job 9779:
Design breakout, start of the top module:
module breakout(
    input logic clk,
    input logic right,
    input logic left,
    input logic reset,
    output logic [2:0] red,
    output logic [2:0] green,
    output logic [2:0] blue,
    output logic hsync,
    output logic vsync
    );
logic [9:0] xpos;
logic [9:0] ypos;
vga signal_generator_inst(clk, reset, hsync, vsync, xpos, ypos);
game game_inst(clk, xpos, ypos, right, left, reset, red, green, blue);                                                                  
endmodule
For scale: about 15 I/O pins.
==> flow/config.mk <==
export PLATFORM = sky130hd
export DESIGN_NAME = breakout
export DESIGN_NICKNAME = breakout
export VERILOG_FILES = /design/flow/design.v
export SDC_FILE = /design/flow/constraint.sdc
export NUM_CORES = 4
export LEC_CHECK = 0
export ABC_AREA = 1
export CAP_MARGIN = 20
export CORE_MARGIN = 2
export CORE_UTILIZATION = 72
export CTS_CLUSTER_SIZE = 97
export SETUP_SLACK_MARGIN = 0.91
export SLEW_MARGIN = 20
==> flow/constraint.sdc <==
create_clock -name core_clock -period 3.79 [get_ports {clk}]
set_input_delay 0.7580 -clock core_clock [delete_from_list [all_inputs] [get_ports {clk}]]
set_output_delay 0.7580 -clock core_clock [all_outputs]
set_load 0.01 [all_outputs]
run.sh (not shown) runs the stock make flow with config.mk's settings and CLKGATE_MAP_FILE=.
To summarise job 9779: no stage aborted, but the layout did not pass its checks, failing on negative setup slack.
[inputs] job 4398 vs job 9779
- clearing CTS_CLUSTER_SIZE, which used to be 97
- swapping 72 for 65 in CORE_UTILIZATION
- clearing SETUP_SLACK_MARGIN, which used to be 0.91
- swapping 3.79 for 4.68 in the clock period (ns, I/O delays scaled along)
## What came out
Job 4398 completed end to end with timing, DRC and antenna clean.
Job 4398 does better than job 9779 on hold slack.
Lower setup-violating endpoint count in the final report goes to job 4398 over job 9779.
Of job 4398 and job 9779, it is job 4398 that has the lower number of nets in the finished design.
| portion of total power attributed to the clock network | lower: job 9779 |
Sum of negative setup slack up 1.53 ns in job 4398 wrt job 9779
[inputs] job 2155 vs job 4398
- an added HOLD_SLACK_MARGIN of 0.26
- an added CTS_CLUSTER_SIZE of 10
- a change of CORE_UTILIZATION from 65 to 72
- a change of the clock period (ns, I/O delays scaled along) from 4.68 to 3.79
--- outcome ---
- Ran to the end and failed final checks on negative setup slack: job 2155.
- Delta (job 2155 minus job 4398): iteration count of the initial detailed-routing pass went up, core utilization increased 16 points.
- Power in sequential cells delta for job 2155 relative to job 4398: 23% higher
- In job 2155 relative to job 4398, cell area had gone up by a little under 10%.
- | wire length | lower: job 4398 |
- Against job 4398, job 2155 reports a part of the total power dissipated in combinational logic that is higher.
Here is what was changed in the inputs of job 3816 compared with job 2155.
- clearing CTS_CLUSTER_SIZE, which used to be 10
- clearing ABC_AREA, which used to be 1
- swapping 72 for 40 in CORE_UTILIZATION
- clearing HOLD_SLACK_MARGIN, which used to be 0.26
- swapping 3.79 for 8.0 in the clock period (ns, I/O delays scaled along)
## What came out
- Re total clock buffers created by CTS: no difference whatsoever between job 2155 and job 3816.
- Looking at part of the cycle the worst path needs, job 3816 sits 34 points below job 2155.
- NOTE: area share of xor/xnor cells in the synthesized design in job 3816 exceeds that of job 2155
- game_inst.paddlePosition[2] as the launch point of the worst path was reported by job 3816, and game_inst.ballX[1] by job 2155.
- Summary of job 3816 over job 2155: synthesis area per yosys shows a reduction of about 10%, post-place setup slack shows an increase of 2.37 ns.
- Against job 2155, job 3816 comes in 28 higher on count of unique library cells instantiated by Yosys.
- Job 2155 reports its main kind of combinational logic by area as simple AND/OR/NAND/NOR gates while job 3816 reports AND-OR/OR-AND gates.
- Job 3816: flow completed, timing, DRC and antenna clean
- Delta (job 3816 minus job 2155): combinational group share of total power now sits lower, count of non-CTS inverters in the layout now sits lower, row count now sits higher.

---

Setup of run A:
breakout again, from the RTL that the note above started with.
clock: 3.9 ns
lec_check: 0
abc_area: 1
cap_margin: 0
core_margin: 2
core_utilization: 72
cts_cluster_diameter: 350
min_routing_layer: met1
place_density_lb_addon: 0.07
slew_margin: 20
tns_end_percent: 100
Run A: flow complete, layout not clean; failing: setup timing
Input changes introduced in run B (baseline for comparison: run A):
- swapping 72 for 61 in CORE_UTILIZATION
- swapping 0 for 20 in CAP_MARGIN
- swapping 350 for 70 in CTS_CLUSTER_DIAMETER
- swapping 100 for 35 in TNS_END_PERCENT
- swapping 3.9 for 4.8 in the clock period (ns, I/O delays scaled along)
### Flow results
Run B | status: complete | timing, DRC, antenna: pass
In the flow results for run B and run A, the logic depth of the worst setup path including buffers is smaller on run A.
Re sequential share of layout area: run A was lower than run B.
Run B: non-clock buffer count is 55 lower than what run A reported.
From run A to run B the numbers moved as follows: final critical-path share of the clock period moved down, placed wire-length estimate -220 µm, buffer levels on the longest clock path flat, highest cell delay on the worst timing path +20 ps, transition time at the pin with the least slew margin now smaller.
Edits applied to the flow inputs when going from run B to run C:
- TNS_END_PERCENT no longer set, was 35
- PLACE_DENSITY_LB_ADDON no longer set, was 0.07
- MIN_ROUTING_LAYER no longer set, was met1
- CORE_UTILIZATION now 69, was 61
- CTS_CLUSTER_DIAMETER no longer set, was 70
- the clock period (ns, I/O delays scaled along) now 3.79, was 4.8
==> results <==
- Run C: flow complete, layout not clean; failing: setup timing
- Sum of buffers and inverters on the critical path for run C is higher than for run B.
- Delta (run C minus run B): required arrival time at the worst endpoint now smaller; proportion of power drawn by combinational gates went up.
- Area occupied by multi-input gates ends up lower on run B.
- Total power consumption of the routed design, run B and run C, lower one = run B.
- Sort run B and run C by fill cell instance count of the final layout desc -> top: run B
## Diff of input files: run D against run C
- CORE_UTILIZATION now 71, was 69
- the clock period (ns, I/O delays scaled along) now 6.5, was 3.79
## What came out
For the number of cells upsized or downsized after cts, run D came in 63 lower than run C did.
Part of the cycle the worst path needs in run D is 16 points below run C.
From run C to run D the numbers moved as follows: portion of the layout cell area used by non-clock buffers lower; setup slack moved up.
Run D: all stages complete, timing, DRC and antenna checks passed
The inputs of run E differ from those of run D as listed below.
- CORE_UTILIZATION: 71 -> 72
- PLACE_DENSITY_LB_ADDON: unset -> 0.02
- the clock period (ns, I/O delays scaled along): 6.5 -> 3.61
### Flow results
- Run E had finished all stages when the layout checks came back failing, citing setup timing.
- Of run D and run E, the lower initial core utilization belongs to run D.
- Comparing the two runs side by side, run E comes out behind run D on worst slack at placement.
- NOTE: part of the total power dissipated in the clock network in run E falls short of that of run D
- Between run D and run E, the wire length is higher for run E.
- Clock-buffer cell count: run E vs run D down 1
- For routed wirelength normalized by instance count, dividing the value from run E by the value from run D gives 1.11.
- | combinational power | run E vs run D | 150% higher |
Here is what was changed in the inputs of run F compared with run E.
- ABC_AREA: 1 -> unset
- PLACE_DENSITY_LB_ADDON: 0.02 -> unset
- CORE_UTILIZATION: 72 -> 47
- the clock period (ns, I/O delays scaled along): 3.61 -> 6.49
## What came out
The flow did not stop early for run F: all stages ran, and the layout cleared the timing, design-rule and antenna checks. Run E ended up with simple AND/OR/NAND/NOR gates as its largest family of logic cells by area; run F ended up with AND-OR/OR-AND gates. Run F: critical path data arrival time higher than run E. In the reports for run E and run F, the smaller power consumed by combinational cells belongs to run F. Run F: maximum cell stage delay along the critical path higher than run E. Number of antenna repair diodes sits higher in run F than in run E. Run E → run F: relative area of clock buffers and inverters in the final design grew by 1.1 points, hold slack rose 7.8 ps. Total length of routed wires went down by more than a quarter going from run E to run F. Power share of the combinational group on run F is down relative to run E. Run F: chip area line of the yosys report about 10% below run E.

---

v38:
breakout again, from the RTL that the note above started with.
// breakout
module breakout(
    input logic clk,
    input logic right,
    input logic left,
    input logic reset,
    output logic [2:0] red,
    output logic [2:0] green,
    output logic [2:0] blue,
    output logic hsync,
    output logic vsync
    );
logic [9:0] xpos;
logic [9:0] ypos;
vga signal_generator_inst(clk, reset, hsync, vsync, xpos, ypos);
game game_inst(clk, xpos, ypos, right, left, reset, red, green, blue);                                                                  
endmodule
Settings: LEC_CHECK=0, ABC_AREA=1, CAP_MARGIN=20, CORE_MARGIN=2, CORE_UTILIZATION=17, CTS_CLUSTER_DIAMETER=251, CTS_CLUSTER_SIZE=99, MIN_ROUTING_LAYER=met1, PLACE_DENSITY_LB_ADDON=0.3, SLEW_MARGIN=20, TNS_END_PERCENT=35; clock period 8.29 ns.
### v38 -> v24
- clearing ABC_AREA, which used to be 1
- swapping 251 for 70 in CTS_CLUSTER_DIAMETER
- swapping 0.3 for 0.07 in PLACE_DENSITY_LB_ADDON
- swapping 17 for 24 in CORE_UTILIZATION
- swapping met1 for met2 in MIN_ROUTING_LAYER
- clearing CTS_CLUSTER_SIZE, which used to be 99
--- outcome ---
- Diff v38 -> v24: global routing met3 resource utilization moved up; final cycle utilization of the critical path moved up; maximum fanout along the worst path moved down.
- Core utilization was lower in v38 than in v24.
- Compared with v38, in v24 iteration count of the initial detailed-routing pass shows an increase of 2; fraction of synthesized cell area in xor and xnor cells shows an increase of 2.7 points.
- Measured against each other, v24 and v38 differ in multi-input gate area in the final layout, the higher figure coming from v38.
- v24 against v38: detailed-route wire length per cell has increased, effective utilization at floorplan went up 7.4 points, chip area from the yosys synthesis statistics has decreased, maximum frequency moved down.
Edits applied to the flow inputs when going from v24 to v52:
- PLACE_DENSITY_LB_ADDON no longer set, was 0.07
- MIN_ROUTING_LAYER now met1, was met2
- CORE_UTILIZATION now 60, was 24
- the clock period (ns, I/O delays scaled along) now 4.44, was 8.29
==> comparison <==
v52 completed end to end; final checks failed (setup timing).
Per the comparison of v52 with v24, die area went down, number of global-route vias before repair now smaller, final estimated routing congestion in global placement went up, final area up about 2%, setup TNS after final layout moved down.
v52 ends up with higher relative area of clock buffers and inverters in the final design than v24 does.
Comparing v52 and v24, net load switching power is higher on v52.
In v52 relative to v24, horizontal die size had gone down by more than a quarter.
Compared to v24, the routing of v52 uses less wire.
Setup changes, v52 to v54
- a change of CTS_CLUSTER_DIAMETER from 70 to 95
- a change of CORE_UTILIZATION from 60 to 72
- an added HOLD_SLACK_MARGIN of -0.09
- an added PLACE_DENSITY_LB_ADDON of 0.27
- an added CTS_CLUSTER_SIZE of 72
==> results <==
From the logs: v54 reached the end of the flow and failed the layout checks with setup timing.
Compared v52 against v54; count of antenna diodes in the layout within noise.
NOTE number of tap cells added at floorplan v52->v54 decreased by more than 10%
In v54 relative to v52, first-pass GRT wire length had gone down by a few percent.
Diff v52 -> v54 | register fraction of the total cell area | increase of 0.47 points
v52 leaves less setup margin than v54.
Power and IR drop assume default switching activity.
